==> inputs of exp/zinc <==
// top_level
module top_level
#(parameter WIDTH = 8)
(
	input clk, rst, init, finish, ack,
	input [WIDTH-1:0]
		ori_0,
		ori_1,
		ori_2,
		ori_3,
		ori_4,
		ori_5,
		ori_6,
		ori_7,
		ori_8,
		ori_9,
		ori_10,
		ori_11,
		ori_12,
		ori_13,
		ori_14,
		ori_15,
		ori_16,
		ori_17,
		ori_18,
		ori_19,
		ori_20,
		ori_21,
		ori_22,
		ori_23,
		ori_24,
		ori_25,
		ori_26,
		ori_27,
		ori_28,
		ori_29,
		ori_30,
		ori_31,
		can_0,
		can_1,
		can_2,
		can_3,
		can_4,
		can_5,
		can_6,
		can_7,
		can_8,
		can_9,
		can_10,
		can_11,
		can_12,
		can_13,
		can_14,
		can_15,
		can_16,
		can_17,
		can_18,
		can_19,
		can_20,
		can_21,
		can_22,
		can_23,
		can_24,
		can_25,
		can_26,
		can_27,
		can_28,
		can_29,
		can_30,
		can_31,
	output done,
	output [WIDTH+4:0] out_sad
	);
export LEC_CHECK = 0
export CAP_MARGIN = 0
export CORE_MARGIN = 2
export CORE_UTILIZATION = 72
export PLACE_DENSITY = 0.66
export SETUP_SLACK_MARGIN = 0.64
export SLEW_MARGIN = 20
create_clock -name core_clock -period 5.2 [get_ports {clk}]
run.sh (not shown) runs the stock make flow with config.mk's settings and CLKGATE_MAP_FILE=.
==> inputs of exp/violet, as changes to exp/zinc <==
--- a/flow/config.mk
+++ b/flow/config.mk
@@ -6,8 +6,7 @@
 export NUM_CORES = 4
 export LEC_CHECK = 0
-export CAP_MARGIN = 0
+export CAP_MARGIN = 20
 export CORE_MARGIN = 2
 export CORE_UTILIZATION = 72
 export PLACE_DENSITY = 0.66
-export SETUP_SLACK_MARGIN = 0.64
 export SLEW_MARGIN = 20
==> flow_summary.yaml <==
# implementation run metrics
sta:
  relSlewSlack_pct: 28.6
  fin_ws_ps: -179
  setup_viol: 5
critical_path:
  endpoint: "b_SAD_4x8.reg_total_sum[12]"
  cp_cell_sequence: "ha_4 > buf_4 > a21o_1 > a21oi_2 > o21ai_2 > or4_4 > buf_4 > nand2_4 > o211ai_1 > fa_1 > inv_2 > fa_1 > fa_1 > fa_1 > inv_1 > ha_4 > a21o_1 > a21o_1 > a221oi_2 > o21ai_2 > nor3b_2 > nor3_2"
drt:
  wl_per_cell_um: 19.4
  routed-wl-met2_um: 69800
status:
  failed_checks: "setup timing"
  status: "complete, but fails checks"
placed_design:
  dpl.hpwl_um: 105000
(the above is from exp/violet)
==> flow_summary.yaml <==
# implementation run metrics
layout:
  area_growth_pct: 27.9
status:
  failed_checks: "setup timing"
  status: "complete, but fails checks"
drt:
  drtIter0Drc: 9363
critical_path:
  endpoint: "b_SAD_4x8.reg_total_sum[9]"
sta:
  relSlewSlack_pct: 6.93
  fin_ws_ps: -773
  setup_viol: 16
synth:
  synth.cellmix.compoundShare_pct: 22.5
placed_design:
  dpl.hpwl_um: 107000
(the above is from exp/zinc)

* * *

==> trial 90 <==
top_level again, from the RTL that the note above started with.
clock: 4.52 ns
lec_check: 0
cap_margin: 15
cell_pad_in_sites_detail_placement: 2
core_aspect_ratio: 1.48
core_margin: 2
core_utilization: 33
hold_slack_margin: 0.08
max_routing_layer: met5
place_density_lb_addon: 0.13
slew_margin: 10
tns_end_percent: 100
==> trial 62: changes against trial 90 <==
- ABC_AREA: unset -> 1
- CAP_MARGIN: 15 -> 20
- CELL_PAD_IN_SITES_DETAIL_PLACEMENT: 2 -> unset
- CORE_ASPECT_RATIO: 1.48 -> 0.5
- CORE_UTILIZATION: 33 -> 72
- CTS_CLUSTER_DIAMETER: unset -> 373
- CTS_CLUSTER_SIZE: unset -> 93
- HOLD_SLACK_MARGIN: 0.08 -> unset
- MAX_ROUTING_LAYER: met5 -> unset
- PLACE_DENSITY: unset -> 0.36
- PLACE_DENSITY_LB_ADDON: 0.13 -> unset
- SLEW_MARGIN: 10 -> 20
- TNS_END_PERCENT: 100 -> 5
==> flow/constraint.sdc (replaced) <==
create_clock -name core_clock -period 2.69 [get_ports {clk}]
set_input_delay 0.5380 -clock core_clock [delete_from_list [all_inputs] [get_ports {clk}]]
set_output_delay 0.5380 -clock core_clock [all_outputs]
set_load 0.01 [all_outputs]
==> trial 35: changes against trial 90 <==
- ABC_AREA: unset -> 0
- CAP_MARGIN: 15 -> 5
- CELL_PAD_IN_SITES_DETAIL_PLACEMENT: 2 -> unset
- CORE_ASPECT_RATIO: 1.48 -> unset
- CORE_UTILIZATION: 33 -> 72
- CTS_CLUSTER_DIAMETER: unset -> 284
- HOLD_SLACK_MARGIN: 0.08 -> unset
- MAX_ROUTING_LAYER: met5 -> unset
- PLACE_DENSITY: unset -> 0.65
- PLACE_DENSITY_LB_ADDON: 0.13 -> unset
- SETUP_SLACK_MARGIN: unset -> -0.06
- SLEW_MARGIN: 10 -> 20
- TNS_END_PERCENT: 100 -> unset
==> flow/constraint.sdc (replaced) <==
create_clock -name core_clock -period 3.02 [get_ports {clk}]
set_input_delay 0.6040 -clock core_clock [delete_from_list [all_inputs] [get_ports {clk}]]
set_output_delay 0.6040 -clock core_clock [all_outputs]
set_load 0.01 [all_outputs]
==> build 18: changes against trial 90 <==
- ABC_AREA: unset -> 0
- CAP_MARGIN: 15 -> 5
- CELL_PAD_IN_SITES_DETAIL_PLACEMENT: 2 -> unset
- CORE_ASPECT_RATIO: 1.48 -> unset
- CORE_UTILIZATION: 33 -> 72
- CTS_CLUSTER_DIAMETER: unset -> 284
- HOLD_SLACK_MARGIN: 0.08 -> unset
- MAX_ROUTING_LAYER: met5 -> unset
- PLACE_DENSITY: unset -> 0.38
- PLACE_DENSITY_LB_ADDON: 0.13 -> unset
- SETUP_SLACK_MARGIN: unset -> 0.9
- SLEW_MARGIN: 10 -> 20
- TNS_END_PERCENT: 100 -> unset
==> flow/constraint.sdc (replaced) <==
create_clock -name core_clock -period 3.02 [get_ports {clk}]
set_input_delay 0.6040 -clock core_clock [delete_from_list [all_inputs] [get_ports {clk}]]
set_output_delay 0.6040 -clock core_clock [all_outputs]
set_load 0.01 [all_outputs]
==> qor summary <==
item	trial 90	trial 35	build 18	trial 62
Sequential fraction of the synthesis area	0.241	0.241	0.241	0.223
Number of gates given a new drive strength after cts	509	-	-	152
Area fraction in full adders, half adders and majority gates	0.233	0.233	0.233	0.216
Clock buffers created by TritonCTS	77	-	-	10
Avg Synthesized Cell Area	8.29 um^2	8.29 um^2	8.29 um^2	6.71 um^2
Chip area line of the yosys report	50,700 um^2	50,700 um^2	50,700 um^2	54,700 um^2
Post-synthesis compound-gate area fraction	0.225	0.225	0.225	0.176
Clock root cell	sky130_fd_sc_hd__clkbuf_16	-	-	sky130_fd_sc_hd__clkbuf_16
Number of cells in the design after placement	9,189	-	-	10,700
Cts-stage hold buffer count	0	-	-	1
Distinct lib cells used	81	81	81	41
Gpl congestion	0.872	1.03	1.03	1.02
Number of placement rows	175	97	97	71
Floorplan core density	0.331	0.725	0.725	0.728
Run status	failed layout checks	did not finish	did not finish	did not finish
Failing step	-	3_5_place_dp	3_5_place_dp	5_1_grt
Layout check failures	negative setup slack	-	-	-
